===== design.v =====
`timescale 1ns / 1ps
module AHB_MASTER(
                     input             Hclk,
                     input             Hresetn,
                     input [1:0]       Htrans,
                     input [31:0]      Haddr,
                     input [31:0]      Hwdata,
                     input [1:0]       Hburst,
                     input             Hwrite, Hsel, Hready,
                     output reg [31:0]  Haddr_temp,
                     output reg [31:0]  Hwdata_temp,
                     output reg        valid,
                     output reg        Hwrite_temp
                 );
parameter [1:0] IDLE     = 2'b00;
parameter [1:0] BUSY     = 2'b01;
parameter [1:0] ADDRESS  = 2'b10;
parameter [1:0] TRANSFER = 2'b11;
(*MARK_DEBUG = "TRUE"*)(*KEEP = "TRUE"*)reg [1:0] present_state;
(*MARK_DEBUG = "TRUE"*)(*KEEP = "TRUE"*)reg [1:0] next_state;
reg [31:0] addr;
reg [31:0] data;
reg [3:0] count;
reg [3:0] count_next;
always @(posedge Hclk) begin
    if (Hresetn == 1'b0) begin
        addr <= 'b0;
        data <= 'b0;
    end else begin
        if(present_state == ADDRESS || present_state == TRANSFER)
        begin
            addr <= Haddr;
            data <= Hwdata;
        end
    end
end
always @(posedge Hclk) begin
    if (Hresetn == 1'b0) begin
        present_state <= IDLE;
        count <= 4'd0;
    end else begin
        present_state <= next_state;
        count <= count_next;
    end
end
always @* begin
    count_next = count;
    case(present_state)
        IDLE: begin
            if (Hsel && Htrans == 2'b01) begin
                next_state = BUSY;
            end else if (Hsel && (Htrans == 2'b10 || Htrans == 2'b11) && Hready) begin
                next_state = ADDRESS;
            end else begin
                next_state = IDLE;
            end
        end
        BUSY: begin
            if (Hsel && Htrans == 2'b10 && Hready) begin
                next_state = ADDRESS;
            end else if ((Hsel && (Htrans == 2'b01)) || (!Hready)) begin
                next_state = BUSY;
            end else begin
                next_state = IDLE;
            end
        end
        ADDRESS: begin
            if (Hsel && (Htrans == 2'b10 || Htrans == 2'b11) && Hready) begin
                next_state = TRANSFER;
            end else if ((Hsel && (Htrans == 2'b01)) || (!Hready)) begin
                next_state = BUSY;
            end else begin
                next_state = IDLE;   
            end
        end
        TRANSFER: begin
            if (!Hsel || Htrans == 2'b00) begin
                next_state = IDLE;
            end else if ((Htrans == 2'b01) || (!Hready)) begin
                next_state = BUSY;
            end else begin
                case (Hburst)
                    2'b00: next_state = ADDRESS;
                    2'b01: next_state = TRANSFER;
                    2'b10: 
                    begin
                        if(count<=3)
                        begin
                            next_state = TRANSFER;
                            count_next = count+1'b1;
                        end
                        else begin
                            next_state = ADDRESS;
                            count_next = 4'd0;
                        end
                    end
                    2'b11: 
                    begin
                        if(count<=7)
                        begin
                            next_state = TRANSFER;
                            count_next = count+1'b1;
                        end
                        else begin
                            next_state = ADDRESS;
                            count_next = 4'd0;
                        end
                    end
                    default: next_state = IDLE;  
                endcase
            end
        end
        default: begin
            next_state = IDLE;  
        end
    endcase
end
always @(posedge Hclk) begin
    case(present_state)
        IDLE: begin
            valid <= 1'b0;
            Haddr_temp  <= 'b0;
            Hwdata_temp <= 'b0;
            Hwrite_temp <= 1'b0; 
        end
        BUSY: begin
            valid <= valid;
            Haddr_temp  <= Haddr_temp;
            Hwdata_temp <= Hwdata_temp;
            Hwrite_temp <= Hwrite_temp; 
        end
        ADDRESS: begin
            valid <= valid;
            Haddr_temp  <= addr;
            if(Hburst == 2'b00)
            begin
                Hwdata_temp <= data;
                Hwrite_temp <= Hwrite;
            end
            else
            begin
                Hwdata_temp <= Hwdata_temp;
                Hwrite_temp <= Hwrite_temp; 
           end
        end
        TRANSFER: begin
            case (Hburst)
                2'b00: begin
                    valid <= 1'b1;
                    Haddr_temp <= Haddr_temp;
                    Hwdata_temp <= data;
                    Hwrite_temp <= Hwrite; 
                end
                2'b01: begin
                    valid <= 1'b1;
                    Haddr_temp <= Haddr_temp + 1'b1;  
                    Hwdata_temp <= data;  
                    Hwrite_temp <= Hwrite;
                end
                2'b10: begin
                    if (Haddr_temp < (Haddr + 4)) begin
                        valid <= 1'b1;
                        Hwdata_temp <= data;
                        Haddr_temp <=  Haddr_temp + 1'b1;
                        Hwrite_temp <= Hwrite;
                    end else begin
                        valid <= 1'b1;
                        Hwdata_temp <= data;
                        Haddr_temp <=  addr;
                        Hwrite_temp <= Hwrite;
                    end
                end
                2'b11: begin
                    if (Haddr_temp < (Haddr + 8)) begin
                        valid <= 1'b1;
                        Hwdata_temp <= data;
                        Haddr_temp <= Haddr_temp + 1'b1;  
                        Hwrite_temp <= Hwrite;
                    end else begin
                        valid <= 1'b1;
                        Hwdata_temp <= data;
                        Haddr_temp <= addr;                
                        Hwrite_temp <= Hwrite;
                    end
                end
                default: begin
                    valid <= 1'b0;
                    Haddr_temp  <= 'b0;
                    Hwdata_temp <= 'b0;
                    Hwrite_temp <= 'b0; 
                end
            endcase
        end
    endcase
end
endmodule
`timescale 1ns / 1ps
module APB_SLAVE(
input Presetn,
input Pclk,
input [32:0] addr_temp,
input [31:0] data_temp,
input [31:0] Prdata,
input transfer,
input Pready,
output reg    Psel,
output reg [31:0] Paddr,
output reg [31:0] Pdata,
output reg [31:0] rdata_temp,
output reg Pwrite,
output reg Penable
);
reg [2:0] present_state, next_state;
parameter idle  = 2'b01;
parameter setup  = 2'b10;
parameter enable = 2'b11;
always@(posedge Pclk)
begin
  if(!Presetn)
     present_state <= idle;
  else
     present_state <= next_state;
end
always@(*)
begin
next_state = idle;
case(present_state)
idle:
   begin
     if(!transfer)
        next_state = idle;
     else
        next_state = setup;
   end
setup:
    begin      
     if(Psel)
     next_state = enable;
     else
     next_state = idle;
    end
enable:
    begin
     if(Psel)
       if(transfer)
         begin
           if(Pready)
             begin
             next_state = setup;
             end
           else 
             next_state = enable;
         end
     else
       next_state = idle;
   end    
endcase
end
always @(posedge Pclk)
begin
if(!Presetn)
begin
 Psel       <= 1'b0;
 Penable    <= 1'b0;
 Paddr      <= 32'b0;
 Pdata      <= 32'b0;
 rdata_temp <= 32'b0;
 Pwrite     <= 1'b0;
end
else
case(present_state)
idle:
begin
 Psel    <= 1'b1;
 Penable <= 1'b0;
end 
setup:
 Penable <= 1'b0;
enable:
     begin
     if(Psel)
       Penable <= 1'b1;
       if(transfer)
         begin
           if(Pready)
             begin
             Paddr <= addr_temp[31:0];
             Pwrite <= addr_temp[32];
              if(addr_temp[32])
               begin
                 Pdata  <= data_temp;
                 rdata_temp  <= 'b0;
               end
               else
               begin
                 Pdata  <= Pdata;
                 rdata_temp  <= Prdata;
               end  
             end 
             end
end
endcase
end
endmodule
module FIFO_SYNC #(
    parameter WIDTH = 32,
    parameter DEPTH = 16,
    parameter AW    = 4
)(
    input                  clk,
    input                  rst,
    input      [WIDTH-1:0] din,
    input                  wr_en,
    input                  rd_en,
    output reg [WIDTH-1:0] dout,
    output                 full,
    output                 empty
);
reg [WIDTH-1:0] mem [0:DEPTH-1];
reg [AW-1:0]    wptr;
reg [AW-1:0]    rptr;
reg [AW:0]      count;
wire do_wr = wr_en && !full;
wire do_rd = rd_en && !empty;
assign full  = (count == DEPTH);
assign empty = (count == 0);
always @(posedge clk) begin
    if (do_wr)
        mem[wptr] <= din;
end
always @(posedge clk) begin
    if (rst) begin
        wptr  <= {AW{1'b0}};
        rptr  <= {AW{1'b0}};
        count <= {(AW+1){1'b0}};
        dout  <= {WIDTH{1'b0}};
    end else begin
        if (do_wr)
            wptr <= wptr + 1'b1;
        if (do_rd) begin
            rptr <= rptr + 1'b1;
            dout <= mem[rptr];
        end
        case ({do_wr, do_rd})
            2'b10:   count <= count + 1'b1;
            2'b01:   count <= count - 1'b1;
            default: count <= count;
        endcase
    end
end
endmodule
`timescale 1ns / 1ps
module FIFO_CONTROL(
                     input Hclk,
                     input Hresetn,
                     input[31:0]  Haddr_temp,
                     input[31:0]  Hwdata_temp,
                     input       valid,
                     input       Hwrite_temp,
                     input       Pready,
                     output [31:0] data_temp,
                     output [32:0] addr_temp,
                     output transfer,
                     output full
    );
    wire resetn,empty_data, wr_en,rd_en,full_data,full_addr,empty_addr;
    wire [32:0] addr_in;
    FIFO_SYNC #(.WIDTH(32)) F1(
  .rst(resetn),                   
  .clk(Hclk),                
  .din(Hwdata_temp),                   
  .wr_en(wr_en),               
  .rd_en(rd_en),               
  .dout(data_temp),                 
  .full(full_data),                 
  .empty(empty_data)               
);
FIFO_SYNC #(.WIDTH(33)) F2 (
  .rst(resetn),                   
  .clk(Hclk),                
  .din(addr_in),                   
  .wr_en(wr_en),               
  .rd_en(rd_en),               
  .dout(addr_temp),                 
  .full(full_addr),                 
  .empty(empty_addr)               
);
assign full     =  full_data || full_addr;
assign transfer = (!empty_data && !empty_addr);
assign wr_en    =  valid && Hwrite_temp;
assign rd_en    =  transfer && Pready ;
assign addr_in  =  {Hwrite_temp, Haddr_temp};
assign resetn   = !Hresetn;
endmodule
`timescale 1ns / 1ps
module TOP_BRIDGE(
   input Hclk, Hresetn,
                     input [1:0]       Htrans,
                     input [31:0]       Haddr,
                     input [31:0]       Hwdata,
                     input [1:0]       Hburst,
                     input             Hwrite,
                     input             Hsel,
                     input             Pready,
                     input [31:0]      Prdata,
                     output Psel,
                     output [31:0] Paddr,
                     output [31:0] Pdata,
                     output [31:0] rdata_temp,
                     output Pwrite,
                     output Penable
    );
                    wire [31:0]  Haddr_temp;
                    wire [31:0]  Hwdata_temp;
                    wire         valid;
                    wire         Hwrite_temp;
                    wire [31:0]  data_temp;
                    wire [32:0]  addr_temp;
                    wire         transfer;
                    wire         full;
                    wire         Hready;
                    assign Hready = !full;
                    AHB_MASTER AS (
                      .Hclk(Hclk),
                      .Hresetn(Hresetn),
                      .Htrans(Htrans),
                      .Haddr(Haddr),
                      .Hwdata(Hwdata),
                      .Hburst(Hburst),
                      .Hwrite(Hwrite), 
                      .Hsel(Hsel), 
                      .Hready(Hready),
                      .Haddr_temp(Haddr_temp),
                      .Hwdata_temp(Hwdata_temp),
                      .valid(valid),
                      .Hwrite_temp(Hwrite_temp)
                    );  
                    FIFO_CONTROL FC (
                      .Hclk(Hclk), 
                      .Hresetn(Hresetn),
                      .Haddr_temp(Haddr_temp),
                      .Hwdata_temp(Hwdata_temp),
                      .valid(valid),
                      .Hwrite_temp(Hwrite_temp),
                      .Pready(Pready),
                     .data_temp(data_temp),
                     .addr_temp(addr_temp),
                     .transfer(transfer),
                     .full(full)
                    );
                    APB_SLAVE AM (
                    .Presetn(Hresetn),
                    .Pclk(Hclk),
                    .addr_temp(addr_temp),
                    .data_temp(data_temp),
                    .Prdata(Prdata),
                    .transfer(transfer),
                    .Pready(Pready),
                    .Psel(Psel),
                    .Paddr(Paddr),
                    .Pdata(Pdata),
                    .rdata_temp(rdata_temp),
                    .Pwrite(Pwrite),
                    .Penable(Penable)
                    );
endmodule

===== run.sh =====
#!/bin/bash
# the make line also repeats each setting of config.mk as NAME=value (left out here)
make -C /OpenROAD-flow-scripts/flow DESIGN_CONFIG=/design/flow/config.mk WORK_HOME=/design/flow/orfs CLKGATE_MAP_FILE= finish

===== config.mk =====
export PLATFORM = sky130hd
export DESIGN_NAME = TOP_BRIDGE
export DESIGN_NICKNAME = TOP_BRIDGE
export VERILOG_FILES = /design/flow/design.v
export SDC_FILE = /design/flow/constraint.sdc
export NUM_CORES = 4
export LEC_CHECK = 0
export CAP_MARGIN = 30
export CELL_PAD_IN_SITES_GLOBAL_PLACEMENT = 0
export CORE_ASPECT_RATIO = 0.57
export CORE_MARGIN = 2
export CORE_UTILIZATION = 60
export CTS_CLUSTER_DIAMETER = 231
export GPL_TIMING_DRIVEN = 1
export MAX_ROUTING_LAYER = met5
export SETUP_SLACK_MARGIN = 0.08
export SLEW_MARGIN = 20

===== constraint.sdc =====
create_clock -name core_clock -period 5.79 [get_ports {Hclk}]
set_input_delay 1.1580 -clock core_clock [delete_from_list [all_inputs] [get_ports {Hclk}]]
set_output_delay 1.1580 -clock core_clock [all_outputs]
set_load 0.01 [all_outputs]

==> results of run 1 <==
final cells by class:
type,count,area (sq um),area share
Tap cell,1232,1540,0.0245
Clock buffer,179,3340,0.0532
Inverter,35,131,0.00209
Multi-Input combinational cell,1675,15800,0.252
Sequential cell,1371,38500,0.613
Timing Repair Buffer,300,3150,0.0500
Clock inverter,42,364,0.00579
per-layer routing:
layer	track usage	vias to the layer above	wire length, um
li1	-	13100	-
met1	0.450	15800	58900
met2	0.422	1376	58900
met3	0.0654	187	13100
met4	0.0656	0	2970
met5	0	-	0
==> GITHUB_STEP_SUMMARY, run 1 <==
### Metrics collected by this job

| Metric | Value |
|---|---|
| Register bit total from synthesis | `1,371` |
| DP Area | `58,900 sq um` |
| Post-Layout Cell Count | `4,834` |
| Sw Share | `0.199` |
| DP Worst Slack | `196 ps` |
| Largest area contributor in the netlist | `edfxtp_1` |
| Vias | `30,400` |
| CTS buffer count | `117` |
| Worst slew pin tran | `1130 ps` |
| Top Consumer | `registers` |
| DR WL/cell | `27.7 um` |
| Reg-to-reg critical path startpoint | `FC.F1.count[0]` |
| Via density | `6.29` |
| Hold slack | `449 ps` |
| Fillers | `5,776` |
| Clk pwr share | `0.409` |
| Synthesis area per yosys | `55,000 sq um` |
| Max VDD drop | `0.282 mV` |
| Remaining Overflow, GRT | `0` |
| Gate power share | `0.019` |
| Worst setup SP type | `primary input` |
| Synth top cells by count | `edfxtp_1, nand2_1, mux4_2, dfxtp_1, a21boi_0` |
| DR pass1 iterations | `6` |
| Cell repeated most along the worst path | `ha_1` |
| Number of enable flip-flop cells | `1,106` |
| Status | `complete, no violations` |
| TritonCTS Sinks | `1,371` |
| Clk pin slew, worst setup/hold paths | `60 ps` |
| Critical path's top delay family | `simple AND/OR/NAND/NOR gates` |
| Top area cell types | `edfxtp_1, mux4_2, dfxtp_1` |
| Yosys warns | `4` |
| CTS H-tree depth | `3` |
| Cell Type Count | `62` |
| Endpoint class of the critical path | `flop` |
| Postcts setup bufs | `0` |
| Register-to-Register Path Depth | `13` |
| Critical path required time | `6230 ps` |
| Nets at Floorplan | `3,461` |
| Worst Hold Depth | `2` |
| P&R area growth vs syn | `14.3%` |
| Mapped Avg Cell Area | `16.8 sq um` |
| Hold Buf Count CTS | `0` |
| Root Buffer | `clkbuf_16` |
| Worst R2R End | `FC.F2.count[4]` |
| Skew final | `33.3 ps` |
| Max-area cell share | `0.603` |
| Synth Area in Simple Gates | `0.0659` |
| CP max FO | `32` |
| Final setup violation count | `0` |
| WS Path Type | `primary input to flop` |
| Final Hold Fails | `0` |
| Synth mux share | `0.133` |
| Initial DRC Count | `3,790` |
| Cell area power density | `297 nW/um^2` |
| Clk buf depth | `3` |
| Post-layout nets | `3,690` |
| Residual DRC count | `0` |
| Final WL | `134,000 um` |
| GP Congestion | `0.868` |
| Internal reg-to-reg setup slack | `1800 ps` |
| Post-Route Utilization | `0.695` |
| PnR worst setup slack | `914 ps` |
| Cts repair resizes | `0` |
| Async set-reset flop share out of synthesis | `0` |
| Switching power | `3.73 mW` |
| Vias in the first global route | `30,900` |
| Die Area | `94,300 sq um` |
| Max-capacitance violation count | `0` |
| Total power | `18.7 mW` |
| Post-synthesis adder-cell area fraction | `0.0196` |
| Aoi share | `0.0473` |
| Yosys top cell by instances | `edfxtp_1` |
| P_comb | `355 uW` |
| Hold crit path type | `flop to flop` |
| Final period util | `0.842` |
| Die height | `233 um` |
| Seq pwr | `10.7 mW` |
| XOR Share, Synth | `0.0167` |
| GRT Overall Usage | `0.290` |
| Register share after synthesis | `0.700` |
| Die width | `405 um` |
| Int Pwr | `15.0 mW` |
| Mapped Cells | `3,271` |
| Leakage | `19.9 nW` |
| Io pins | `204` |
| Critical path depth | `18` |
| P_clk | `7.66 mW` |
| # Cells Yosys | `3,271` |
| Final Cell Area | `62,900 sq um` |
| Mapped Area | `55,000 sq um` |
| Hold_sp | `AM.rdata_temp[20]` |
| Crit path time final | `4880 ps` |
| Sequential power share | `0.572` |
| Crit-path cells | `clkdlybuf4s50_1, ha_1, nand4_2, nor4_4, and4_4, and3_1, and2_4, nand3_1, xor2_1, ha_1, nand4_1, nor3_1, a22o_1, o31a_1, o22ai_1, o21bai_2, buf_12, a32o_1` |
| Unrepaired setup endpoints after global routing | `no` |
| First-pass GRT wire length | `198,000 um` |
| Diode count | `0` |
| Num rows | `83` |
| Setup TNS | `0 ps` |
| TritonCTS clock tree | `yes` |
| Pre-Place Util | `0.609` |
| ANT nets after route | `0` |
| Final slew viol count | `0` |
| Worst Path Arrival | `5320 ps` |
| Latency at later pin | `720 ps` |
| Crit-path max cell delay | `490 ps` |
| Fmax | `0.205 GHz` |
| Placed Cells | `4,601` |
| Worst Setup SP | `Haddr[3]` |
| Port bufs | `203` |
| Top FF cell, synth | `edfxtp_1` |
| Slowest stage cell, crit path | `clkdlybuf4s50_1` |
| Worst Hold End | `AM.rdata_temp[20]` |
| CP bufs+invs | `2` |
| Tool warnings | `40` |
| Core area | `90,500 sq um` |
| Main logic family after synthesis | `multiplexers` |
| Hpwl dp | `80,600 um` |
| Rel. slew slack | `0.245` |
| Initial antenna violation count | `5` |
| End of the critical path | `AS.Haddr_temp[1]` |
| Largest net degree at the start of global routing | `165` |
==> run 2: changes to the inputs <==
Settings changed: CAP_MARGIN 30 to 20, CELL_PAD_IN_SITES_GLOBAL_PLACEMENT 0 to not set, CORE_ASPECT_RATIO 0.57 to not set, CORE_UTILIZATION 60 to 29, CTS_CLUSTER_DIAMETER 231 to not set, GPL_TIMING_DRIVEN 1 to not set, MAX_ROUTING_LAYER met5 to not set, PLACE_DENSITY set to 0.6, SETUP_SLACK_MARGIN 0.08 to not set.
Clock period 5.79 ns to 6.22 ns, I/O delays scaled along.
==> run 2 against run 1 <==
Largest power group unchanged. Largest cell class unchanged. Sequential cell count stayed put. Via count is 3.2% lower. Highest routed layer unchanged. Utilization is 35 points lower. Clock skew is 9.2 ps lower. Synthesized area stayed put. Non-clock buffer count is 30 lower.
==> GITHUB_STEP_SUMMARY, run 2 <==
### Metrics collected by this job

| Metric | Value |
|---|---|
| Hold crit path type | `flop to flop` |
| Synth top cells by count | `edfxtp_1, nand2_1, mux4_2, dfxtp_1, a21boi_0` |
| Postcts setup bufs | `0` |
| Tool warnings | `36` |
| Max VDD drop | `0.265 mV` |
| GP Congestion | `0.794` |
| Sw Share | `0.204` |
| Synth Area in Simple Gates | `0.0659` |
| Worst R2R End | `AS.Haddr_temp[19]` |
| Initial DRC Count | `2,503` |
| Final WL | `140,000 um` |
| Core area | `188,000 sq um` |
| Leakage | `20.1 nW` |
| Critical path's top delay family | `simple AND/OR/NAND/NOR gates` |
| P_comb | `305 uW` |
| Int Pwr | `14.8 mW` |
| WS Path Type | `primary input to flop` |
| Remaining Overflow, GRT | `0` |
| Initial antenna violation count | `22` |
| Hpwl dp | `83,400 um` |
| Crit path time final | `5460 ps` |
| Worst Path Arrival | `6070 ps` |
| Cts repair resizes | `0` |
| Register bit total from synthesis | `1,371` |
| Top Consumer | `registers` |
| Post-layout nets | `3,684` |
| Port bufs | `203` |
| Worst Hold End | `AM.rdata_temp[9]` |
| Largest net degree at the start of global routing | `113` |
| Hold Buf Count CTS | `0` |
| Cell repeated most along the worst path | `ha_1` |
| Rel. slew slack | `0.288` |
| Clk buf depth | `3` |
| Mapped Cells | `3,271` |
| Residual DRC count | `0` |
| Gate power share | `0.016` |
| Met3 usage | `0.0217` |
| Sequential power share | `0.536` |
| Hold slack | `447 ps` |
| ANT nets after route | `0` |
| Final slew viol count | `0` |
| Register share after synthesis | `0.700` |
| Mapped Area | `55,000 sq um` |
| Worst Hold Depth | `2` |
| Yosys warns | `4` |
| GR Layer Usage met2 | `0.258` |
| Number of enable flip-flop cells | `1,106` |
| Max-area cell share | `0.603` |
| Global Route met1 Usage | `0.181` |
| Final Cell Area | `64,800 sq um` |
| Gr busiest metal | `met2` |
| Unrepaired setup endpoints after global routing | `no` |
| Vias | `29,400` |
| Placed Cells | `5,845` |
| Max-capacitance violation count | `0` |
| XOR Share, Synth | `0.0167` |
| PnR worst setup slack | `760 ps` |
| Die width | `440 um` |
| P&R area growth vs syn | `17.7%` |
| Seq. cell area | `38,500 sq um` |
| Via density | `4.82` |
| Main logic family after synthesis | `multiplexers` |
| Endpoint class of the critical path | `flop` |
| Post-Layout Cell Count | `6,105` |
| Final Hold Fails | `0` |
| Top FF cell, synth | `edfxtp_1` |
| Setup TNS | `0 ps` |
| CTS buffer count | `141` |
| Clk pwr share | `0.448` |
| Worst Setup SP | `Haddr[4]` |
| Aoi share | `0.0473` |
| Synth mux share | `0.133` |
| Io pins | `204` |
| Latency at later pin | `770 ps` |
| Crit-path max cell delay | `600 ps` |
| Reg-to-reg critical path startpoint | `AS.Haddr_temp[1]` |
| Die Area | `193,000 sq um` |
| Mapped Avg Cell Area | `16.8 sq um` |
| Vias in the first global route | `29,700` |
| Hold_sp | `AM.rdata_temp[9]` |
| Post-synthesis adder-cell area fraction | `0.0196` |
| Skew final | `24.1 ps` |
| CTS H-tree depth | `4` |
| End of the critical path | `AS.Haddr_temp[19]` |
| CP bufs+invs | `2` |
| Internal reg-to-reg setup slack | `2400 ps` |
| Switching power | `3.80 mW` |
| Critical path required time | `6830 ps` |
| TritonCTS Sinks | `1,371` |
| Largest area contributor in the netlist | `edfxtp_1` |
| Seq pwr | `9.96 mW` |
| First-pass GRT wire length | `205,000 um` |
| GRT Overall Usage | `0.144` |
| Final period util | `0.878` |
| Root Buffer | `clkbuf_16` |
| Num rows | `159` |
| Fillers | `17,900` |
| Critical path depth | `18` |
| Top area cell types | `edfxtp_1, mux4_2, dfxtp_1` |
| Register-to-Register Path Depth | `9` |
| DR WL/cell | `22.9 um` |
| Yosys top cell by instances | `edfxtp_1` |
| Nets at Floorplan | `3,461` |
| CP max FO | `22` |
| Combinational Area | `15,800 sq um` |
| Status | `complete, no violations` |
| Die height | `440 um` |
| TritonCTS clock tree | `yes` |
| P_clk | `8.32 mW` |
| Fmax | `0.183 GHz` |
| Worst setup SP type | `primary input` |
| DP Worst Slack | `-6.72 ps` |
| # Cells Yosys | `3,271` |
| Async set-reset flop share out of synthesis | `0` |
| Clk pin slew, worst setup/hold paths | `60 ps` |
| DR pass1 iterations | `5` |
| DP Area | `60,200 sq um` |
| Cell Type Count | `62` |
| Crit-path cells | `clkdlybuf4s50_1, ha_1, nand4_2, nor4_4, and4_4, and3_1, and2_4, nand4_1, xor2_1, ha_1, nand3_1, nor4_1, nand2_1, a31oi_1, o22ai_1, o21bai_2, buf_4, o2bb2ai_1` |
| Slowest stage cell, crit path | `clkdlybuf4s50_1` |
| Final setup violation count | `0` |
| Worst slew pin tran | `1070 ps` |
| Pre-Place Util | `0.292` |
| Synthesis area per yosys | `55,000 sq um` |
| Cell area power density | `287 nW/um^2` |
[run 2: area by class of cell]
class	count	share of cell area
Clock inverter	71	0.0105
Clock buffer	187	0.0596
Timing Repair Buffer	270	0.0403
Antenna cell	1	0.0000386
Sequential cell	1371	0.595
Inverter	35	0.00205
Tap cell	2495	0.0482
Multi-Input combinational cell	1675	0.244
[run 2: per-stage QoR]
| step | power (mW) | util |
|---|---|---|
| 6_report | 18.6 | 0.344 |
| 5_1_grt | 19.2 | 0.344 |
| 4_1_cts | 18.8 | 0.344 |
| 3_5_place_dp | 10.5 | 0.320 |
| 3_3_place_gp | 10.5 | 0.320 |
| 2_1_floorplan | 10.3 | - |
[run 2: layer usage]
| metal | vias to the layer above | part of all wire |
|---|---|---|
| met5 | - | 0 |
| met4 | 0 | 0.022 |
| met1 | 15300 | 0.41 |
| met3 | 234 | 0.049 |
| met2 | 816 | 0.52 |
| li1 | 13000 | - |
==> run 3: changes to the inputs <==
Settings changed: ABC_AREA set to 1, CORE_UTILIZATION 29 to 70, CTS_CLUSTER_DIAMETER set to 56, CTS_CLUSTER_SIZE set to 72, GPL_TIMING_DRIVEN set to 1, PLACE_DENSITY 0.6 to not set, PLACE_DENSITY_LB_ADDON set to 0.06, SETUP_SLACK_MARGIN set to 0.74, TNS_END_PERCENT set to 5.
Clock period 6.22 ns to 2.62 ns, I/O delays scaled along.
==> run 3 against run 2 <==
The layout now fails its checks (setup timing). Clock skew grew 50 ps. Sequential cell count is the same. Die size fell by 57%. Non-clock buffer count grew 395. Sequential share of layout area down 4.0 points. Largest cell class unchanged. Via count grew 56%. Critical endpoint is now AS.Haddr_temp[18]. Design area is 7.3% higher.
==> GITHUB_STEP_SUMMARY, run 3 <==
### Metrics collected by this job

| Metric | Value |
|---|---|
| Status | `complete, but fails checks` |
| SO Faults | `setup timing` |
| Die height | `288 um` |
| XOR Share, Synth | `0.0106` |
| Critical path's top delay family | `simple AND/OR/NAND/NOR gates` |
| Internal reg-to-reg setup slack | `-130 ps` |
| CTS H-tree depth | `3` |
| Max-capacitance violation count | `0` |
| Nets at Floorplan | `5,253` |
| Latency at later pin | `700 ps` |
| Clk buf depth | `3` |
| Hold crit path type | `primary input to flop` |
| Synth top cells by count | `edfxtp_1, nor2_1, o21ai_0, nand2_1, o22ai_1` |
| Async set-reset flop share out of synthesis | `0` |
| Number of enable flip-flop cells | `1,106` |
| TritonCTS Sinks | `1,371` |
| Register share after synthesis | `0.683` |
| Largest net degree at the start of global routing | `112` |
| Sw Share | `0.249` |
| Die Area | `82,900 sq um` |
| Synth Area in Simple Gates | `0.103` |
| Top Consumer | `registers` |
| Cell repeated most along the worst path | `nor2_4` |
| Register bit total from synthesis | `1,371` |
| Worst Hold End | `AS.addr[6]` |
| Vias | `46,000` |
| Rel. slew slack | `0.341` |
| Die width | `288 um` |
| DR WL/cell | `29.1 um` |
| P&R area growth vs syn | `23.2%` |
| Skew final | `73.7 ps` |
| Slowest stage cell, crit path | `ha_1` |
| DR pass1 iterations | `10` |
| Max-area cell share | `0.589` |
| End of the critical path | `AS.Haddr_temp[18]` |
| CP bufs+invs | `7` |
| Fillers | `3,580` |
| Post-layout nets | `5,699` |
| Remaining Overflow, GRT | `0` |
| Initial DRC Count | `8,035` |
| Leakage | `25.3 nW` |
| Hpwl dp | `93,300 um` |
| Mapped Area | `56,400 sq um` |
| GRT Overall Usage | `0.411` |
| Final WL | `194,000 um` |
| Final slew viol count | `0` |
| Cell area power density | `613 nW/um^2` |
| Cell Type Count | `42` |
| Initial antenna violation count | `20` |
| Hold_sp | `Haddr[6]` |
| Max VDD drop | `0.646 mV` |
| Main logic family after synthesis | `AND-OR/OR-AND gates` |
| P_comb | `2.07 mW` |
| Clk pin slew, worst setup/hold paths | `100 ps` |
| PnR worst setup slack | `-374 ps` |
| Sequential power share | `0.562` |
| Mapped Avg Cell Area | `11.1 sq um` |
| CP max FO | `7` |
| GP Congestion | `0.969` |
| Critical path required time | `3060 ps` |
| Aoi share | `0.144` |
| Final Hold Fails | `0` |
| Crit path time final | `2990 ps` |
| Via density | `6.92` |
| Worst Path Arrival | `3430 ps` |
| Vias in the first global route | `42,500` |
| Num rows | `104` |
| WS Path Type | `primary input to flop` |
| Fmax | `0.334 GHz` |
| Synth mux share | `0` |
| P_clk | `16.6 mW` |
| Unrepaired setup endpoints after global routing | `yes` |
| Int Pwr | `32.0 mW` |
| CTS buffer count | `90` |
| Yosys warns | `4` |
| Seq pwr | `23.9 mW` |
| Seq. cell area | `38,600 sq um` |
| ANT nets after route | `0` |
| Post-synthesis adder-cell area fraction | `0.0191` |
| Final period util | `1.14` |
| First-pass GRT wire length | `254,000 um` |
| Yosys top cell by instances | `edfxtp_1` |
| Pre-Place Util | `0.704` |
| Root Buffer | `clkbuf_16` |
| Critical path depth | `26` |
| Tool warnings | `42` |
| Crit-path max cell delay | `330 ps` |
| Top FF cell, synth | `edfxtp_1` |
| Clk pwr share | `0.390` |
| Residual DRC count | `0` |
| Hold Buf Count CTS | `0` |
| Mapped Cells | `5,063` |
| Top area cell types | `edfxtp_1, dfxtp_1, o21ai_0` |
| Worst Hold Depth | `4` |
| # Cells Yosys | `5,063` |
| Final setup violation count | `38` |
| Worst R2R End | `AM.Paddr[30]` |
| Gate power share | `0.049` |
| Register-to-Register Path Depth | `14` |
| Switching power | `10.6 mW` |
| Combinational Area | `17,500 sq um` |
| Worst setup SP type | `primary input` |
| Worst Setup SP | `Haddr[11]` |
| DP Worst Slack | `-1530 ps` |
| Synthesis area per yosys | `56,400 sq um` |
| Core area | `80,200 sq um` |
| Port bufs | `203` |
| Total power | `42.6 mW` |
| Io pins | `204` |
| TritonCTS clock tree | `yes` |
| Worst slew pin tran | `988 ps` |
| Reg-to-reg critical path startpoint | `FC.F1.count[0]` |
| Largest area contributor in the netlist | `edfxtp_1` |
| Endpoint class of the critical path | `flop` |
[run 3: routing by layer]
metal	vias to the layer above	GRT usage	wire length [um]	part of all wire
li1	19000	-	-	-
met1	21500	0.558	61800	0.32
met2	4407	0.637	85200	0.44
met3	1068	0.105	34000	0.18
met4	22	0.177	12300	0.063
met5	-	0	348	0.0018
[run 3: final cells by class]
cell class / instances / share of cell area
inverter: 293 / 0.0172
multi-input combinational: 3088 / 0.252
timing repair buffer: 665 / 0.108
tap: 1060 / 0.0191
antenna: 9 / 0.000324
clock inverter: 72 / 0.0154
sequential: 1371 / 0.555
clock buffer: 94 / 0.0332
[run 3: what timing repair did]
item / 4_1_cts / 5_1_grt
pin swaps: 112 / 123
gates cloned: 23 / 9
setup endpoints to repair: 1355 / 1354
buffers inserted: 77 / 23
resized: 320 / 340
[run 3: stage by stage]
step	utilization	setup TNS [ps]	cell area, sq um	instances	hold slack (ps)
final	0.867	-10540	69500	6652	276
after global routing	0.867	-17590	69500	6644	291
after CTS	0.846	-10020	67800	6611	247
after detailed placement	0.777	-47840	62300	6345	444
after global placement	0.777	-44740	62300	6345	439
after floorplan	-	-197860	56500	5063	406
==> run 4: changes to the inputs <==
Settings changed: CELL_PAD_IN_SITES_GLOBAL_PLACEMENT set to 2, CORE_ASPECT_RATIO set to 1.02, CORE_MARGIN 2 to 4, CORE_UTILIZATION 70 to 68, CTS_CLUSTER_DIAMETER 56 to 85, CTS_CLUSTER_SIZE 72 to not set, GPL_ROUTABILITY_DRIVEN set to 0, GPL_TIMING_DRIVEN 1 to 0, HOLD_SLACK_MARGIN set to -0.1, MIN_ROUTING_LAYER set to met2, PLACE_DENSITY_LB_ADDON 0.06 to 0.29, SETUP_SLACK_MARGIN 0.74 to 0.17, SLEW_MARGIN 20 to 15, TNS_END_PERCENT 5 to not set.
Clock period 2.62 ns to 5.0 ns, I/O delays scaled along.
==> run 4 against run 3 <==
The run now fails in global placement without I/O. Synthesized area unchanged. Synthesized cell count unchanged. Die size increased by 5.7%.
==> GITHUB_STEP_SUMMARY, run 4 <==
### Metrics collected by this job

| Metric | Value |
|---|---|
| Status | `did not finish` |
| Failed at | `global placement without I/O` |
| Error message | `[ERROR FLW-0024] Place density exceeds 1.0 (current PLACE_DENSITY_LB_ADDON =  0.29). Please check if the value of  PLACE_DENSITY_LB_ADDON is between 0 and 0.99.` |
| Main logic family after synthesis | `AND-OR/OR-AND gates` |
| Async set-reset flop share out of synthesis | `0` |
| Synth mux share | `0` |
| Max-area cell share | `0.589` |
| Nets at Floorplan | `5,253` |
| Synth Area in Simple Gates | `0.103` |
| Number of enable flip-flop cells | `1,106` |
| Register bit total from synthesis | `1,371` |
| XOR Share, Synth | `0.0106` |
| Core area | `82,100 sq um` |
| # Cells Yosys | `5,063` |
| Register share after synthesis | `0.683` |
| Aoi share | `0.144` |
| Top area cell types | `edfxtp_1, dfxtp_1, o21ai_0` |
| Die width | `293 um` |
| Mapped Area | `56,400 sq um` |
| Post-synthesis adder-cell area fraction | `0.0191` |
| Synthesis area per yosys | `56,400 sq um` |
| Largest area contributor in the netlist | `edfxtp_1` |
| Num rows | `106` |
| Cell Type Count | `42` |
| Pre-Place Util | `0.687` |
| Yosys warns | `4` |
| Yosys top cell by instances | `edfxtp_1` |
| Mapped Avg Cell Area | `11.1 sq um` |
| Die height | `299 um` |
| Mapped Cells | `5,063` |
| Synth top cells by count | `edfxtp_1, nor2_1, o21ai_0, nand2_1, o22ai_1` |
| Top FF cell, synth | `edfxtp_1` |
| Die Area | `87,600 sq um` |
==> run 5: changes to the inputs <==
Settings changed: ABC_AREA 1 to not set, CELL_PAD_IN_SITES_GLOBAL_PLACEMENT 2 to not set, CORE_ASPECT_RATIO 1.02 to not set, CORE_MARGIN 4 to 2, CORE_UTILIZATION 68 to 18, CTS_CLUSTER_DIAMETER 85 to not set, GPL_ROUTABILITY_DRIVEN 0 to not set, GPL_TIMING_DRIVEN 0 to not set, HOLD_SLACK_MARGIN -0.1 to not set, MIN_ROUTING_LAYER met2 to not set, PLACE_DENSITY set to 0.6, PLACE_DENSITY_LB_ADDON 0.29 to not set, SETUP_SLACK_MARGIN 0.17 to not set, SLEW_MARGIN 15 to 20.
Clock period 5.0 ns to 7.79 ns, I/O delays scaled along.
==> run 5 against run 4 <==
The run now finishes clean. Die size grew to 3.5 times the previous value. Synthesized area decreased by 2.4%. Synthesized cell count shrank 35%.
==> GITHUB_STEP_SUMMARY, run 5 <==
### Metrics collected by this job

| Metric | Value |
|---|---|
| Seq pwr | `7.95 mW` |
| Via density | `3.87` |
| Root Buffer | `clkbuf_16` |
| Internal reg-to-reg setup slack | `3710 ps` |
| Final Hold Fails | `0` |
| Sequential power share | `0.519` |
| Die height | `557 um` |
| Int Pwr | `12.1 mW` |
| Status | `complete, no violations` |
| Num rows | `203` |
| P_comb | `249 uW` |
| Mapped Cells | `3,271` |
| Clk pwr share | `0.465` |
| Vias in the first global route | `30,200` |
| Remaining Overflow, GRT | `0` |
| Pre-Place Util | `0.180` |
| Worst Setup SP | `Haddr[3]` |
| Mapped Area | `55,000 sq um` |
| Synth Area in Simple Gates | `0.0659` |
| Final WL | `148,000 um` |
| Port bufs | `203` |
| P&R area growth vs syn | `22.1%` |
| Unrepaired setup endpoints after global routing | `no` |
| Yosys top cell by instances | `edfxtp_1` |
| Aoi share | `0.0473` |
| Register share after synthesis | `0.700` |
| Skew final | `60.4 ps` |
| Worst slew pin tran | `1090 ps` |
| DR WL/cell | `19.1 um` |
| XOR Share, Synth | `0.0167` |
| Top FF cell, synth | `edfxtp_1` |
| Gate power share | `0.016` |
| Rel. slew slack | `0.275` |
| Clk buf depth | `3` |
| Yosys warns | `4` |
| CP bufs+invs | `2` |
| Die Area | `310,000 sq um` |
| Postcts setup bufs | `0` |
| Hold Buf Count CTS | `0` |
| Final setup violation count | `0` |
| GRT Overall Usage | `0.0936` |
| Critical path's top delay family | `simple AND/OR/NAND/NOR gates` |
| Largest area contributor in the netlist | `edfxtp_1` |
| Tool warnings | `34` |
| Crit path time final | `5590 ps` |
| Fmax | `0.179 GHz` |
| Max-area cell share | `0.603` |
| Cell Type Count | `62` |
| CP max FO | `32` |
| End of the critical path | `AS.Haddr_temp[1]` |
| Worst Path Arrival | `6140 ps` |
| Worst setup SP type | `primary input` |
| Async set-reset flop share out of synthesis | `0` |
| Hold_sp | `AM.rdata_temp[23]` |
| Top area cell types | `edfxtp_1, mux4_2, dfxtp_1` |
| Reg-to-reg critical path startpoint | `FC.F1.count[0]` |
| Hpwl dp | `90,300 um` |
| Seq. cell area | `38,500 sq um` |
| TritonCTS clock tree | `yes` |
| Register bit total from synthesis | `1,371` |
| Sw Share | `0.213` |
| Register-to-Register Path Depth | `14` |
| Crit-path cells | `clkdlybuf4s50_1, ha_1, nand4_2, nor4_4, and4_4, and3_1, and2_4, nand3_1, xor2_1, ha_1, nand4_1, nor3_1, a22o_1, o31a_1, o22ai_1, o21bai_2, buf_4, a32o_1` |
| Vias | `29,900` |
| Fillers | `31,700` |
| Slowest stage cell, crit path | `clkdlybuf4s50_1` |
| Synth mux share | `0.133` |
| Initial DRC Count | `2,676` |
| Cts repair resizes | `0` |
| DR pass1 iterations | `6` |
| Max-capacitance violation count | `0` |
| Nets at Floorplan | `3,461` |
| Cell area power density | `228 nW/um^2` |
| WS Path Type | `primary input to flop` |
| Mapped Avg Cell Area | `16.8 sq um` |
| Worst Hold Depth | `2` |
| Initial antenna violation count | `15` |
| Top Consumer | `registers` |
| TritonCTS Sinks | `1,371` |
| Total power | `15.3 mW` |
| GP Congestion | `0.763` |
| Largest net degree at the start of global routing | `98` |
| Hold crit path type | `flop to flop` |
| ANT nets after route | `0` |
| Synth top cells by count | `edfxtp_1, nand2_1, mux4_2, dfxtp_1, a21boi_0` |
| Main logic family after synthesis | `multiplexers` |
| Number of enable flip-flop cells | `1,106` |
| CTS H-tree depth | `4` |
| Switching power | `3.27 mW` |
| Critical path depth | `18` |
| Critical path required time | `8350 ps` |
| Core area | `305,000 sq um` |
| Post-layout nets | `3,686` |
| Cell repeated most along the worst path | `ha_1` |
| Final slew viol count | `0` |
| Leakage | `20.3 nW` |
| Worst R2R End | `FC.F2.count[4]` |
| Clk pin slew, worst setup/hold paths | `60 ps` |
| First-pass GRT wire length | `214,000 um` |
| Crit-path max cell delay | `580 ps` |
| Post-synthesis adder-cell area fraction | `0.0196` |
| Max VDD drop | `0.195 mV` |
| Die width | `557 um` |
| Combinational Area | `15,800 sq um` |
| Latency at later pin | `820 ps` |
| Endpoint class of the critical path | `flop` |
| Setup TNS | `0 ps` |
| Synthesis area per yosys | `55,000 sq um` |
| Io pins | `204` |
| Final period util | `0.717` |
| Residual DRC count | `0` |
| P_clk | `7.14 mW` |
| Worst Hold End | `AM.rdata_temp[23]` |
| CTS buffer count | `147` |
| # Cells Yosys | `3,271` |
-- run 5: metrics by stage --
stage / utilization / cell area [sq um] / hold slack [ps] / worst slack (ps) / cells
6_report: 0.220 / 67200 / 448 / 2200 / 7726
2_1_floorplan: - / 55000 / 406 / 2800 / 3271
5_1_grt: 0.220 / 67200 / 462 / 1960 / 7723
3_5_place_dp: 0.204 / 62100 / 443 / 1480 / 7446
3_3_place_gp: 0.204 / 62100 / 438 / 1610 / 7446
4_1_cts: 0.220 / 67200 / 451 / 2340 / 7722
-- run 5: area by class of cell --
type	count	area share
clock buffer	188	0.0592
clock inverter	88	0.0155
sequential	1371	0.573
inverter	35	0.00195
multi-input combinational	1675	0.236
timing repair buffer	266	0.0378
antenna	3	0.000112
tap	4100	0.0763
-- run 5: routing by layer --
| metal | vias to the layer above | part of all wire | GRT usage |
|---|---|---|---|
| li1 | 13100 | - | - |
| met1 | 15800 | 0.44 | 0.126 |
| met2 | 877 | 0.48 | 0.155 |
| met3 | 196 | 0.049 | 0.0134 |
| met4 | 0 | 0.023 | 0.0265 |
| met5 | - | 0 | 0 |
==> run 6: changes to the inputs <==
Settings changed: ABC_AREA set to 0, CAP_MARGIN 20 to 40, CORE_UTILIZATION 18 to 70, CTS_CLUSTER_DIAMETER set to 155, GPL_TIMING_DRIVEN set to 1, PLACE_DENSITY 0.6 to not set, SETUP_SLACK_MARGIN set to 0.74.
Clock period 7.79 ns to 2.85 ns, I/O delays scaled along.
==> run 6 against run 5 <==
The run now fails in global routing. Synthesized cell count is the same. Die size shrank 74%. Synthesized area is the same.
==> GITHUB_STEP_SUMMARY, run 6 <==
### Metrics collected by this job

| Metric | Value |
|---|---|
| Yosys top cell by instances | `edfxtp_1` |
| Register share after synthesis | `0.700` |
| Nets at Floorplan | `3,461` |
| Synth mux share | `0.133` |
| Clk buf depth | `3` |
| Hold Buf Count CTS | `0` |
| # Cells Yosys | `3,271` |
| Async set-reset flop share out of synthesis | `0` |
| Num rows | `102` |
| GP Congestion | `0.875` |
| DP Area | `60,500 sq um` |
| Die Area | `80,900 sq um` |
| Hpwl dp | `82,700 um` |
| Mapped Area | `55,000 sq um` |
| Cell Type Count | `62` |
| Post-synthesis adder-cell area fraction | `0.0196` |
| Status | `did not finish` |
| Main logic family after synthesis | `multiplexers` |
| XOR Share, Synth | `0.0167` |
| Io pins | `204` |
| Max-area cell share | `0.603` |
| Port bufs | `203` |
| Die height | `284 um` |
| Synthesis area per yosys | `55,000 sq um` |
| Failed at | `global routing` |
| CTS H-tree depth | `4` |
| Largest area contributor in the netlist | `edfxtp_1` |
| Synth Area in Simple Gates | `0.0659` |
| Yosys warns | `4` |
| Mapped Avg Cell Area | `16.8 sq um` |
| TritonCTS Sinks | `1,371` |
| Synth top cells by count | `edfxtp_1, nand2_1, mux4_2, dfxtp_1, a21boi_0` |
| Aoi share | `0.0473` |
| Mapped Cells | `3,271` |
| CTS buffer count | `135` |
| Number of enable flip-flop cells | `1,106` |
| Root Buffer | `clkbuf_16` |
| Register bit total from synthesis | `1,371` |
| Top area cell types | `edfxtp_1, mux4_2, dfxtp_1` |
| Pre-Place Util | `0.709` |
| Die width | `284 um` |
| Core area | `77,600 sq um` |
| Top FF cell, synth | `edfxtp_1` |
==> run 6: per-stage QoR <==
| stage | worst slack [ps] | std cells |
|---|---|---|
| 4_1_cts | -568 | 4883 |
| 2_1_floorplan | -882 | 3271 |
| 3_3_place_gp | -1700 | 4538 |
| 3_5_place_dp | -1820 | 4538 |
==> run 6: timing repair <==
action,4_1_cts
pin swaps,103
buffers inserted,59
resized,370
hold endpoints to repair,0
cloned,39
setup endpoints to repair,633
==> run 7: changes to the inputs <==
Settings changed: ABC_AREA 0 to not set, CAP_MARGIN 40 to 30, CORE_UTILIZATION 70 to 72, CTS_CLUSTER_DIAMETER 155 to not set, CTS_CLUSTER_SIZE set to 38, GPL_TIMING_DRIVEN 1 to not set, HOLD_SLACK_MARGIN set to 0.23, PLACE_DENSITY set to 0.64, SETUP_SLACK_MARGIN 0.74 to -0.22, TNS_END_PERCENT set to 5.
Clock period 2.85 ns to 2.83 ns, I/O delays scaled along.
==> run 7 against run 6 <==
The layout now fails its checks (setup timing). Synthesized cell count stayed put. Synthesized area unchanged. Die size shrank 2.7%.
==> GITHUB_STEP_SUMMARY, run 7 <==
### Metrics collected by this job

| Metric | Value |
|---|---|
| Register-to-Register Path Depth | `11` |
| Mapped Avg Cell Area | `16.8 sq um` |
| Register bit total from synthesis | `1,371` |
| Largest area contributor in the netlist | `edfxtp_1` |
| Die Area | `78,700 sq um` |
| Main logic family after synthesis | `multiplexers` |
| CTS buffer count | `134` |
| Synth mux share | `0.133` |
| Clk buf depth | `3` |
| Mapped Cells | `3,271` |
| First-pass GRT wire length | `232,000 um` |
| WS Path Type | `primary input to flop` |
| Final Hold Fails | `0` |
| Post-Route Utilization | `0.858` |
| Residual DRC count | `0` |
| Crit-path max cell delay | `350 ps` |
| Skew final | `30.9 ps` |
| Num rows | `101` |
| Hold crit path type | `primary input to flop` |
| Core area | `75,800 sq um` |
| Async set-reset flop share out of synthesis | `0` |
| Int Pwr | `32.7 mW` |
| Leakage | `21.2 nW` |
| Placed Cells | `4,495` |
| Worst slew pin tran | `925 ps` |
| P_clk | `18.8 mW` |
| Yosys top cell by instances | `edfxtp_1` |
| Seq pwr | `21.8 mW` |
| DR WL/cell | `33.4 um` |
| DR pass1 iterations | `6` |
| Worst Setup SP | `Haddr[4]` |
| Worst Hold End | `AM.Paddr[6]` |
| Die width | `280 um` |
| Worst Path Arrival | `4200 ps` |
| TritonCTS Sinks | `1,371` |
| Nets at Floorplan | `3,461` |
| Clk pin slew, worst setup/hold paths | `70 ps` |
| Hold slack | `311 ps` |
| Final period util | `1.29` |
| Sw Share | `0.212` |
| CP max FO | `8` |
| Vias in the first global route | `35,400` |
| Setup TNS | `-23,950 ps` |
| Critical path depth | `20` |
| Post-layout nets | `3,860` |
| Number of enable flip-flop cells | `1,106` |
| Hpwl dp | `84,900 um` |
| End of the critical path | `AS.Haddr_temp[8]` |
| Initial antenna violation count | `2` |
| Synth top cells by count | `edfxtp_1, nand2_1, mux4_2, dfxtp_1, a21boi_0` |
| CP bufs+invs | `4` |
| Final slew viol count | `0` |
| Status | `complete, but fails checks` |
| CTS H-tree depth | `4` |
| Final WL | `159,000 um` |
| Synthesis area per yosys | `55,000 sq um` |
| Worst R2R End | `AS.Haddr_temp[1]` |
| Top FF cell, synth | `edfxtp_1` |
| Cell area power density | `638 nW/um^2` |
| Endpoint class of the critical path | `flop` |
| Max-area cell share | `0.603` |
| Post-synthesis adder-cell area fraction | `0.0196` |
| Unrepaired setup endpoints after global routing | `yes` |
| Top area cell types | `edfxtp_1, mux4_2, dfxtp_1` |
| Clk pwr share | `0.453` |
| Critical path's top delay family | `simple AND/OR/NAND/NOR gates` |
| Crit-path cells | `buf_8, ha_4, nand4_4, nor4_4, and4_4, and3_4, and2_4, buf_4, nand4_1, xor2_1, ha_1, nand3_2, nor4_2, nand2_1, a31oi_4, o22ai_4, o21bai_4, buf_6, buf_16, o2bb2ai_1` |
| GP Congestion | `0.880` |
| Max-capacitance violation count | `0` |
| ANT nets after route | `0` |
| Top Consumer | `registers` |
| Fmax | `0.275 GHz` |
| Latency at later pin | `730 ps` |
| Post-Layout Cell Count | `4,762` |
| TritonCTS clock tree | `yes` |
| Pre-Place Util | `0.726` |
| Largest net degree at the start of global routing | `85` |
| Worst setup SP type | `primary input` |
| Io pins | `204` |
| Sequential power share | `0.526` |
| Initial DRC Count | `4,536` |
| Switching power | `8.83 mW` |
| Die height | `280 um` |
| Via density | `7.07` |
| Slowest stage cell, crit path | `nor4_2` |
| Critical path required time | `3390 ps` |
| PnR worst setup slack | `-810 ps` |
| Tool warnings | `40` |
| Gate power share | `0.021` |
| Aoi share | `0.0473` |
| SO Faults | `setup timing` |
| P&R area growth vs syn | `18.3%` |
| XOR Share, Synth | `0.0167` |
| Rel. slew slack | `0.382` |
| Root Buffer | `clkbuf_16` |
| Yosys warns | `4` |
| Worst Hold Depth | `2` |
| Mapped Area | `55,000 sq um` |
| Max VDD drop | `0.933 mV` |
| Internal reg-to-reg setup slack | `-260 ps` |
| Reg-to-reg critical path startpoint | `AS.Haddr_temp[1]` |
| Synth Area in Simple Gates | `0.0659` |
| # Cells Yosys | `3,271` |
| Final setup violation count | `34` |
| Register share after synthesis | `0.700` |
| DP Area | `60,100 sq um` |
| Cell Type Count | `62` |
| Crit path time final | `3640 ps` |
| Remaining Overflow, GRT | `0` |
| Final Cell Area | `65,100 sq um` |
| P_comb | `882 uW` |
| Hold_sp | `Hresetn` |
| Port bufs | `203` |
| GRT Overall Usage | `0.414` |
| Vias | `33,700` |
## run 7: through the flow
stage               worst slack, ps  total power, mW
floorplan                     -1030             22.6
global placement              -1610             23.0
detailed placement            -1790             23.1
CTS                            -734             41.4
global route                   -912             42.2
finish                         -810             41.5
## run 7: timing repair
item                       in CTS  in global routing
hold buffers                    0                  0
pin swaps                      22                 12
setup buffers                  14                  1
cloned                          3                  0
gates resized                  67                 19
setup endpoints to repair      32                 33
## run 7: per-layer routing
layer,up-vias,share of wire,global-route usage
li1,13400,-,-
met2,2754,0.51,0.703
met1,16800,0.32,0.500
met3,707,0.10,0.0792
met4,0,0.067,0.242
met5,-,0,0
## run 7: final cells by class
class | instances | area (sq um)
Antenna cell | 2 | 5.00
Timing Repair Buffer | 453 | 4520
Clock buffer | 181 | 3750
Clock inverter | 67 | 815
Inverter | 35 | 131
Sequential cell | 1371 | 38500
Tap cell | 978 | 1220
Fill cell | 3036 | 10700
Multi-Input combinational cell | 1675 | 16100
==> run 8: changes to the inputs <==
Settings changed: ABC_AREA set to 0, CAP_MARGIN 30 to 20, CORE_UTILIZATION 72 to 66, CTS_CLUSTER_DIAMETER set to 155, CTS_CLUSTER_SIZE 38 to not set, GPL_TIMING_DRIVEN set to 1, HOLD_SLACK_MARGIN 0.23 to not set, MAX_ROUTING_LAYER set to met4, PLACE_DENSITY 0.64 to not set, SETUP_SLACK_MARGIN -0.22 to 0.51, TNS_END_PERCENT 5 to not set.
Clock period 2.83 ns to 3.27 ns, I/O delays scaled along.
==> run 8 against run 7 <==
The layout still fails its checks (setup timing). Global-route usage down 7.6 points. Clock power shrank 18%. Cell count up 1.4%. Non-clock buffer count decreased by 28. Sequential cell count is the same. Register-to-register slack improved by 490 ps. Clock-buffer cell count fell by 9.
==> GITHUB_STEP_SUMMARY, run 8 <==
### Metrics collected by this job

| Metric | Value |
|---|---|
| Status | `complete, but fails checks` |
| SO Faults | `setup timing` |
| Unrepaired setup endpoints after global routing | `yes` |
| Remaining Overflow, GRT | `0` |
| Critical path depth | `21` |
| Io pins | `204` |
| Max-area cell share | `0.603` |
| Largest net degree at the start of global routing | `87` |
| Register share after synthesis | `0.700` |
| First-pass GRT wire length | `205,000 um` |
| Leakage | `21.0 nW` |
| Final WL | `138,000 um` |
| DP Area | `60,000 sq um` |
| # Cells Yosys | `3,271` |
| Worst slew pin tran | `945 ps` |
| Die width | `293 um` |
| Rel. slew slack | `0.370` |
| Clk pin slew, worst setup/hold paths | `60 ps` |
| Hpwl dp | `76,700 um` |
| CTS buffer count | `138` |
| Mapped Area | `55,000 sq um` |
| Tool warnings | `39` |
| DR pass1 iterations | `5` |
| Synth mux share | `0.133` |
| Root Buffer | `clkbuf_16` |
| Yosys top cell by instances | `edfxtp_1` |
| CTS H-tree depth | `4` |
| Crit-path max cell delay | `370 ps` |
| CP max FO | `8` |
| Top area cell types | `edfxtp_1, mux4_2, dfxtp_1` |
| Diode count | `0` |
| Die Area | `85,700 sq um` |
| Sw Share | `0.206` |
| Async set-reset flop share out of synthesis | `0` |
| Vias | `31,000` |
| GRT Overall Usage | `0.338` |
| Worst Path Arrival | `4350 ps` |
| End of the critical path | `AS.Haddr_temp[8]` |
| TritonCTS Sinks | `1,371` |
| Core area | `82,400 sq um` |
| Hold crit path type | `primary input to flop` |
| Switching power | `7.23 mW` |
| Hold Buf Count CTS | `0` |
| Latency at later pin | `720 ps` |
| Initial DRC Count | `3,067` |
| GP Congestion | `0.860` |
| Int Pwr | `27.9 mW` |
| Worst setup SP type | `primary input` |
| Seq pwr | `18.9 mW` |
| Placed Cells | `4,556` |
| Max-capacitance violation count | `0` |
| DR WL/cell | `28.5 um` |
| Final Cell Area | `65,100 sq um` |
| Critical path's top delay family | `simple AND/OR/NAND/NOR gates` |
| Top Consumer | `registers` |
| Register bit total from synthesis | `1,371` |
| Mapped Avg Cell Area | `16.8 sq um` |
| Die height | `293 um` |
| Mapped Cells | `3,271` |
| Crit-path cells | `buf_8, ha_4, nand4_4, nor4_4, and4_4, and3_4, and2_4, buf_6, buf_6, nand4_1, xor2_1, ha_1, nand3_2, nor4_4, nand2_1, a31oi_2, o22ai_4, o21bai_4, buf_6, buf_16, o2bb2ai_4` |
| Post-Layout Cell Count | `4,828` |
| Skew final | `36.2 ps` |
| Gate power share | `0.021` |
| Top FF cell, synth | `edfxtp_1` |
| Endpoint class of the critical path | `flop` |
| Register-to-Register Path Depth | `12` |
| Aoi share | `0.0473` |
| Largest area contributor in the netlist | `edfxtp_1` |
| Synth top cells by count | `edfxtp_1, nand2_1, mux4_2, dfxtp_1, a21boi_0` |
| Nets at Floorplan | `3,461` |
| ANT nets after route | `0` |
| Num rows | `105` |
| Worst Hold End | `AM.present_state[0]` |
| Slowest stage cell, crit path | `nor4_4` |
| Via density | `6.42` |
| Synth Area in Simple Gates | `0.0659` |
| P_comb | `743 uW` |
| Pre-Place Util | `0.668` |
| Clk pwr share | `0.440` |
| Synthesis area per yosys | `55,000 sq um` |
| Cell area power density | `539 nW/um^2` |
| Cell repeated most along the worst path | `buf_6` |
| Hold_sp | `Hresetn` |
| Yosys warns | `4` |
| Cell Type Count | `62` |
| Final setup violation count | `32` |
| Residual DRC count | `0` |
| Sequential power share | `0.539` |
| Post-Route Utilization | `0.791` |
| P_clk | `15.4 mW` |
| TritonCTS clock tree | `yes` |
| Post-layout nets | `3,836` |
| XOR Share, Synth | `0.0167` |
| Worst R2R End | `AS.Haddr_temp[8]` |
| Reg-to-reg critical path startpoint | `AS.Haddr_temp[30]` |
| Crit path time final | `3770 ps` |
| Main logic family after synthesis | `multiplexers` |
| P&R area growth vs syn | `18.3%` |
| Final period util | `1.15` |
| Critical path required time | `3840 ps` |
| PnR worst setup slack | `-505 ps` |
| Vias in the first global route | `32,700` |
| Internal reg-to-reg setup slack | `230 ps` |
| Port bufs | `203` |
| CP bufs+invs | `5` |
| Clk buf depth | `3` |
| Max VDD drop | `0.665 mV` |
| Final Hold Fails | `0` |
| Initial antenna violation count | `1` |
| Final slew viol count | `0` |
| Fmax | `0.265 GHz` |
| Post-synthesis adder-cell area fraction | `0.0196` |
| Worst Setup SP | `Haddr[3]` |
| Number of enable flip-flop cells | `1,106` |
| Worst Hold Depth | `2` |
| WS Path Type | `primary input to flop` |
-- run 8: final cells by class --
type / instances / area, sq um
Sequential cell: 1371 / 38500
Fill cell: 4288 / 17200
Multi-Input combinational cell: 1675 / 16400
Timing Repair Buffer: 425 / 4320
Clock buffer: 172 / 3690
Tap cell: 1070 / 1340
Clock inverter: 80 / 734
Inverter: 35 / 131
-- run 8: what timing repair did --
item,4_1_cts,5_1_grt
gates cloned,5,0
resized,96,24
buffers inserted,11,4
pin swaps,25,20
setup endpoints to repair,34,46
-- run 8: per-stage QoR --
stage,worst slack [ps],setup TNS [ps],hold WS (ps),power [mW]
detailed placement,-1460,-45810,448,20.0
floorplan,-547,-17050,406,19.6
CTS,-374,-11150,357,35.2
finish,-505,-15170,401,35.1
global route,-689,-21140,432,35.9
global placement,-1290,-41180,438,19.9
-- run 8: per-layer routing --
| metal | track usage | share of wire |
|---|---|---|
| met1 | 0.414 | 0.36 |
| met2 | 0.584 | 0.54 |
| met3 | 0.0448 | 0.067 |
| met4 | 0.118 | 0.035 |
| met5 | - | 0 |
==> run 9: changes to the inputs <==
Settings changed: ABC_AREA 0 to not set, CAP_MARGIN 20 to 40, CORE_UTILIZATION 66 to 70, CTS_CLUSTER_DIAMETER 155 to not set, CTS_CLUSTER_SIZE set to 50, GPL_TIMING_DRIVEN 1 to not set, MAX_ROUTING_LAYER met4 to not set, PLACE_DENSITY set to 0.6, SETUP_SLACK_MARGIN 0.51 to 0.74.
Clock period 3.27 ns to 2.96 ns, I/O delays scaled along.
==> run 9 against run 8 <==
Still fails the layout checks on setup timing. Routed wire length rose by 20%. Design area rose by 2.0%. Non-clock buffer count rose by 75. Sequential power rose by about 10%. Utilization rose by 6.6 points. First-iteration DRC count rose by 48%. Sequential cell count did not move. Register-to-register slack got worse by 250 ps. Synthesized cell count did not move. Cell count rose by 0.91%. Critical path depth did not move. Sequential share of layout area fell by 1.2 points. Highest routed layer unchanged.
==> GITHUB_STEP_SUMMARY, run 9 <==
### Metrics collected by this job

| Metric | Value |
|---|---|
| Seq pwr | `20.9 mW` |
| Vias | `34,000` |
| Max-capacitance violation count | `0` |
| Port bufs | `203` |
| Initial DRC Count | `4,536` |
| Cell area power density | `599 nW/um^2` |
| Via density | `6.97` |
| Critical path required time | `3510 ps` |
| Skew final | `39.8 ps` |
| Crit path time final | `3610 ps` |
| Mapped Area | `55,000 sq um` |
| Async set-reset flop share out of synthesis | `0` |
| CP max FO | `8` |
| WS Path Type | `primary input to flop` |
| Synth Area in Simple Gates | `0.0659` |
| Post-layout nets | `3,907` |
| CTS H-tree depth | `4` |
| Sw Share | `0.216` |
| ANT nets after route | `0` |
| Worst Path Arrival | `4160 ps` |
| Slowest stage cell, crit path | `nor4_4` |
| End of the critical path | `AS.Haddr_temp[16]` |
| Max-area cell share | `0.603` |
| Aoi share | `0.0473` |
| Internal reg-to-reg setup slack | `-20 ps` |
| TritonCTS clock tree | `yes` |
| Critical path's top delay family | `simple AND/OR/NAND/NOR gates` |
| Final WL | `165,000 um` |
| Latency at later pin | `770 ps` |
| Die height | `284 um` |
| CTS buffer count | `134` |
| GP Congestion | `0.886` |
| Worst R2R End | `AS.Haddr_temp[16]` |
| Vias in the first global route | `34,400` |
| Reg-to-reg critical path startpoint | `AS.Haddr_temp[30]` |
| Endpoint class of the critical path | `flop` |
| Clk pin slew, worst setup/hold paths | `60 ps` |
| Register share after synthesis | `0.700` |
| Core area | `77,600 sq um` |
| Worst Hold End | `AS.addr[18]` |
| Leakage | `22.2 nW` |
| Post-synthesis adder-cell area fraction | `0.0196` |
| Mapped Cells | `3,271` |
| Largest net degree at the start of global routing | `79` |
| CP bufs+invs | `6` |
| Rel. slew slack | `0.481` |
| Worst Setup SP | `Haddr[3]` |
| SO Faults | `setup timing` |
| Remaining Overflow, GRT | `0` |
| Nets at Floorplan | `3,461` |
| Crit-path cells | `buf_8, buf_6, ha_4, and3_4, and3_4, nand3_4, nor4_4, buf_4, nand4_1, xor2_1, ha_1, nand4_1, nor4_4, nand2_1, o211ai_1, o22ai_4, o21bai_4, buf_4, buf_6, buf_16, o2bb2ai_1` |
| Worst setup SP type | `primary input` |
| Switching power | `8.59 mW` |
| Status | `complete, but fails checks` |
| Pre-Place Util | `0.709` |
| P_comb | `873 uW` |
| TritonCTS Sinks | `1,371` |
| Mapped Avg Cell Area | `16.8 sq um` |
| Tool warnings | `39` |
| Critical path depth | `21` |
| Gate power share | `0.022` |
| Fmax | `0.277 GHz` |
| Top area cell types | `edfxtp_1, mux4_2, dfxtp_1` |
| Die width | `284 um` |
| Final Hold Fails | `0` |
| Hold crit path type | `primary input to flop` |
| P&R area growth vs syn | `20.8%` |
| Unrepaired setup endpoints after global routing | `yes` |
| Residual DRC count | `0` |
| Int Pwr | `31.3 mW` |
| Hold_sp | `Haddr[18]` |
| DR WL/cell | `33.8 um` |
| Fillers | `3,175` |
| P_clk | `18.1 mW` |
| Yosys warns | `4` |
| Final slew viol count | `0` |
| Register bit total from synthesis | `1,371` |
| Max VDD drop | `0.562 mV` |
| Num rows | `102` |
| Sequential power share | `0.524` |
| Final period util | `1.22` |
| Worst Hold Depth | `4` |
| Post-Route Utilization | `0.857` |
| Final Cell Area | `66,500 sq um` |
| Crit-path max cell delay | `340 ps` |
| Hpwl dp | `79,400 um` |
| Synthesis area per yosys | `55,000 sq um` |
| PnR worst setup slack | `-648 ps` |
| Io pins | `204` |
| First-pass GRT wire length | `220,000 um` |
| Total power | `39.8 mW` |
| DP Worst Slack | `-1640 ps` |
| Top FF cell, synth | `edfxtp_1` |
| Yosys top cell by instances | `edfxtp_1` |
| Clk pwr share | `0.454` |
| Setup TNS | `-17,880 ps` |
| Register-to-Register Path Depth | `13` |
| GRT Overall Usage | `0.374` |
| Placed Cells | `4,536` |
| Final setup violation count | `32` |
| Post-Layout Cell Count | `4,872` |
| Synth top cells by count | `edfxtp_1, nand2_1, mux4_2, dfxtp_1, a21boi_0` |
| # Cells Yosys | `3,271` |
| Number of enable flip-flop cells | `1,106` |
| Hold Buf Count CTS | `0` |
| Worst slew pin tran | `778 ps` |
| DR pass1 iterations | `6` |
| Clk buf depth | `3` |
| XOR Share, Synth | `0.0167` |
| Root Buffer | `clkbuf_16` |
| Initial antenna violation count | `1` |
| Cell Type Count | `62` |
| DP Area | `60,300 sq um` |
| Largest area contributor in the netlist | `edfxtp_1` |
| Top Consumer | `registers` |
| Synth mux share | `0.133` |
| Main logic family after synthesis | `multiplexers` |
| Die Area | `80,900 sq um` |
| Hold slack | `334 ps` |
run 9: per-layer routing:
layer | global-route usage | share of wire | vias to the layer above
li1 | - | - | 13500
met1 | 0.457 | 0.32 | 17000
met2 | 0.665 | 0.52 | 2753
met3 | 0.0531 | 0.099 | 682
met4 | 0.172 | 0.069 | 0
met5 | 0 | 0 | -
run 9: layout make-up:
class / instances / area [sq um] / area share
Inverter: 35 / 154 / 0.00232
Antenna cell: 3 / 7.51 / 0.000113
Clock inverter: 62 / 766 / 0.0115
Clock buffer: 186 / 3740 / 0.0563
Multi-Input combinational cell: 1675 / 16500 / 0.248
Timing Repair Buffer: 500 / 5450 / 0.0820
Sequential cell: 1371 / 38600 / 0.580
Tap cell: 1040 / 1300 / 0.0196
run 9: repair_timing:
item	CTS	global route
setup endpoints to repair	1144	364
buffers inserted	34	32
pin swaps	41	46
gates cloned	4	14
hold endpoints to repair	0	0
resized	216	110
Power figures rest on the tool's default switching activity, not on a simulated workload.
